==> flow/design.v (excerpt) <==
module pp_buffer_wrapper #(
    parameter BRAM0_DEPTH = 32,
    parameter BRAM0_DW = 64,
    parameter BRAM1_DEPTH = 32,
    parameter BRAM1_DW = 64,
    parameter BURST_LEN_WIDTH = 8,
    parameter NUM_BURST_WIDTH = 8,
    parameter DDR_ADDR_WIDTH = 29,
    parameter DDR_DW = 64,
    parameter BRAM0_ADDR_WIDTH = $clog2(BRAM0_DEPTH),
    parameter BRAM1_ADDR_WIDTH = $clog2(BRAM1_DEPTH)
)
(
    input clk,
    input rst_n,
    input rd_start,
    input [BURST_LEN_WIDTH - 1 : 0] rd_burst_len,
    input [NUM_BURST_WIDTH - 1 : 0] rd_num_burst,
    input [DDR_ADDR_WIDTH - 1 : 0] rd_start_addr,    
    output rd_ready,
    output rd_done,
    input [BRAM0_ADDR_WIDTH - 1 : 0] rd_start_bram_addr,
    input bram0_r_en,
    input bram1_r_en,
    output [BRAM0_DW - 1 : 0] bram0_rdata,
    output [BRAM1_DW - 1 : 0] bram1_rdata,
    input [BRAM0_ADDR_WIDTH - 1 : 0] bram0_r_addr,
    input [BRAM1_ADDR_WIDTH - 1 : 0] bram1_r_addr,
    output [3: 0] m_axi_arid,
    output [DDR_ADDR_WIDTH - 1 : 0] m_axi_araddr,
    output [BURST_LEN_WIDTH - 1 : 0] m_axi_arlen,
    output [2 : 0] m_axi_arsize,
    output [1 : 0] m_axi_arburst,
    output         m_axi_arlock,
    output [3 : 0] m_axi_arcache,
    output [2 : 0] m_axi_arprot,
    output [3 : 0] m_axi_arqos,
    output         m_axi_arvalid,
    input          m_axi_arready,
    output m_axi_rready,
    input m_axi_rlast,
    input m_axi_rvalid,
    input [1 : 0] m_axi_rresp,
    input [3 : 0] m_axi_rid,
    input [DDR_DW - 1 : 0] m_axi_rdata
);
==> flow/config.mk <==
export PLATFORM = sky130hd
export DESIGN_NAME = pp_buffer_wrapper
export DESIGN_NICKNAME = pp_buffer_wrapper
export VERILOG_FILES = /design/flow/design.v
export SDC_FILE = /design/flow/constraint.sdc
export NUM_CORES = 4
export LEC_CHECK = 0
export ABC_AREA = 1
export CAP_MARGIN = 5
export CELL_PAD_IN_SITES_GLOBAL_PLACEMENT = 3
export CORE_MARGIN = 6
export CORE_UTILIZATION = 63
export MAX_ROUTING_LAYER = met5
export PLACE_DENSITY_LB_ADDON = 0.06
export SETUP_SLACK_MARGIN = 0.1
export SLEW_MARGIN = 20
==> flow/constraint.sdc <==
create_clock -name core_clock -period 1.96 [get_ports {clk}]
set_input_delay 0.3920 -clock core_clock [delete_from_list [all_inputs] [get_ports {clk}]]
set_output_delay 0.3920 -clock core_clock [all_outputs]
set_load 0.01 [all_outputs]
run.sh (not shown) runs the stock make flow with config.mk's settings and CLKGATE_MAP_FILE=.
The baseline died in global placement without I/O on FLW-0024.
Rerun with:
Settings changed: ABC_AREA 1 to default, CAP_MARGIN 5 to 20, CELL_PAD_IN_SITES_GLOBAL_PLACEMENT 3 to default, CORE_MARGIN 6 to 2, CORE_UTILIZATION 63 to 72, MAX_ROUTING_LAYER met5 to default, PLACE_DENSITY from default to 0.92, PLACE_DENSITY_LB_ADDON 0.06 to default, SETUP_SLACK_MARGIN 0.1 to -0.17.
Clock period 1.96 ns to 2.07 ns, I/O delays scaled along.
Result:
- Now the flow never finished: it broke off in global routing on ODB-0269
- die size fell by about a fifth
- synthesized area is lower by a few percent
- synthesized cell count went down by well over a third

Starting RTL as in the previous note.
Design pp_buffer_wrapper, start of the top module:
module pp_buffer_wrapper #(
    parameter BRAM0_DEPTH = 32,
    parameter BRAM0_DW = 64,
    parameter BRAM1_DEPTH = 32,
    parameter BRAM1_DW = 64,
    parameter BURST_LEN_WIDTH = 8,
    parameter NUM_BURST_WIDTH = 8,
    parameter DDR_ADDR_WIDTH = 29,
    parameter DDR_DW = 64,
    parameter BRAM0_ADDR_WIDTH = $clog2(BRAM0_DEPTH),
    parameter BRAM1_ADDR_WIDTH = $clog2(BRAM1_DEPTH)
)
(
    input clk,
    input rst_n,
    input rd_start,
    input [BURST_LEN_WIDTH - 1 : 0] rd_burst_len,
    input [NUM_BURST_WIDTH - 1 : 0] rd_num_burst,
    input [DDR_ADDR_WIDTH - 1 : 0] rd_start_addr,    
    output rd_ready,
    output rd_done,
    input [BRAM0_ADDR_WIDTH - 1 : 0] rd_start_bram_addr,
    input bram0_r_en,
    input bram1_r_en,
    output [BRAM0_DW - 1 : 0] bram0_rdata,
    output [BRAM1_DW - 1 : 0] bram1_rdata,
    input [BRAM0_ADDR_WIDTH - 1 : 0] bram0_r_addr,
    input [BRAM1_ADDR_WIDTH - 1 : 0] bram1_r_addr,
    output [3: 0] m_axi_arid,
    output [DDR_ADDR_WIDTH - 1 : 0] m_axi_araddr,
    output [BURST_LEN_WIDTH - 1 : 0] m_axi_arlen,
    output [2 : 0] m_axi_arsize,
    output [1 : 0] m_axi_arburst,
    output         m_axi_arlock,
    output [3 : 0] m_axi_arcache,
    output [2 : 0] m_axi_arprot,
    output [3 : 0] m_axi_arqos,
    output         m_axi_arvalid,
    input          m_axi_arready,
    output m_axi_rready,
    input m_axi_rlast,
    input m_axi_rvalid,
    input [1 : 0] m_axi_rresp,
    input [3 : 0] m_axi_rid,
    input [DDR_DW - 1 : 0] m_axi_rdata
);
clock: 1.92 ns
lec_check: 0
cap_margin: 20
core_margin: 2
core_utilization: 72
place_density: 0.66
setup_slack_margin: -0.19
slew_margin: 20
The starting point produced a layout that fails on setup timing.
Then changed:
ABC_AREA = 1   (was not set)
CTS_CLUSTER_DIAMETER = 381   (was not set)
CTS_CLUSTER_SIZE = 14   (was not set)
PLACE_DENSITY = not set   (was 0.66)
PLACE_DENSITY_LB_ADDON = 0.07   (was not set)
SETUP_SLACK_MARGIN = not set   (was -0.19)
TNS_END_PERCENT = 75   (was not set)
clock period = 1.88 ns   (was 1.92 ns; I/O delays follow)
After rerunning: The changed run produced a layout that fails on setup timing. Register-to-register slack gains 0.16 ns. Worst hold slack is worse by 0.0096 ns. Maximum frequency goes up by 8.5%. Power shrinks by 22%. Setup slack improves by 0.16 ns. Clock-buffer cell count went down by 108. Flip-flop count stays the same.
Then changed:
ABC_AREA = not set   (was 1)
CAP_MARGIN = 15   (was 20)
CORE_ASPECT_RATIO = 1.68   (was not set)
CORE_UTILIZATION = 67   (was 72)
CTS_CLUSTER_DIAMETER = 189   (was 381)
CTS_CLUSTER_SIZE = not set   (was 14)
GPL_ROUTABILITY_DRIVEN = 0   (was not set)
MAX_ROUTING_LAYER = met5   (was not set)
PLACE_DENSITY_LB_ADDON = 0.02   (was 0.07)
TNS_END_PERCENT = not set   (was 75)
=> The changed run reached the layout checks and failed them: setup timing. Final area hardly moves. Worst hold slack is better by 0.023 ns. Sequential cell count stays the same. Synthesized area shrinks by 3.3%. Die size came out higher by 4.0%. Total power came out higher by 30%. Maximum frequency decreases by 14%.
Then changed:
GPL_TIMING_DRIVEN = 0   (was not set)
HOLD_SLACK_MARGIN = 0.17   (was not set)
PLACE_DENSITY_LB_ADDON = 0.25   (was 0.02)
SETUP_SLACK_MARGIN = 0.67   (was not set)
clock period = 5.86 ns   (was 1.88 ns; I/O delays follow)
This time the run ran to the end with no violations. Wire length shrinks by 1.8%. Power went down by 69%. Sequential share of layout area is higher by 4.8 points.
Then changed:
CAP_MARGIN = 20   (was 15)
CORE_ASPECT_RATIO = not set   (was 1.68)
CORE_UTILIZATION = 62   (was 67)
CTS_CLUSTER_DIAMETER = not set   (was 189)
GPL_ROUTABILITY_DRIVEN = not set   (was 0)
GPL_TIMING_DRIVEN = not set   (was 0)
HOLD_SLACK_MARGIN = not set   (was 0.17)
MAX_ROUTING_LAYER = not set   (was met5)
PLACE_DENSITY = 0.6   (was not set)
PLACE_DENSITY_LB_ADDON = not set   (was 0.25)
SETUP_SLACK_MARGIN = not set   (was 0.67)
clock period = 2.08 ns   (was 5.86 ns; I/O delays follow)
Result:
- With this change the flow completed, yet does not pass: setup timing
- register-to-register slack got worse by 2.1 ns
- area after synthesis is unchanged
- count of clock-buffer cells in the layout rises by 61
- via count falls by 4.5%
- synthesized cell count does not change
- hold slack got worse by 0.41 ns
Then changed:
CAP_MARGIN = 15   (was 20)
CORE_UTILIZATION = 58   (was 62)
CTS_CLUSTER_SIZE = 30   (was not set)
clock period = 1.84 ns   (was 2.08 ns; I/O delays follow)
After rerunning:
- The new run finished but failed the layout checks on setup timing
- power went up by about a fifth
- clock power rose by about a fifth
- setup slack loses 0.23 ns
- die size goes up by a few percent
No activity file was given, so power comes from the tool's default toggle rates.
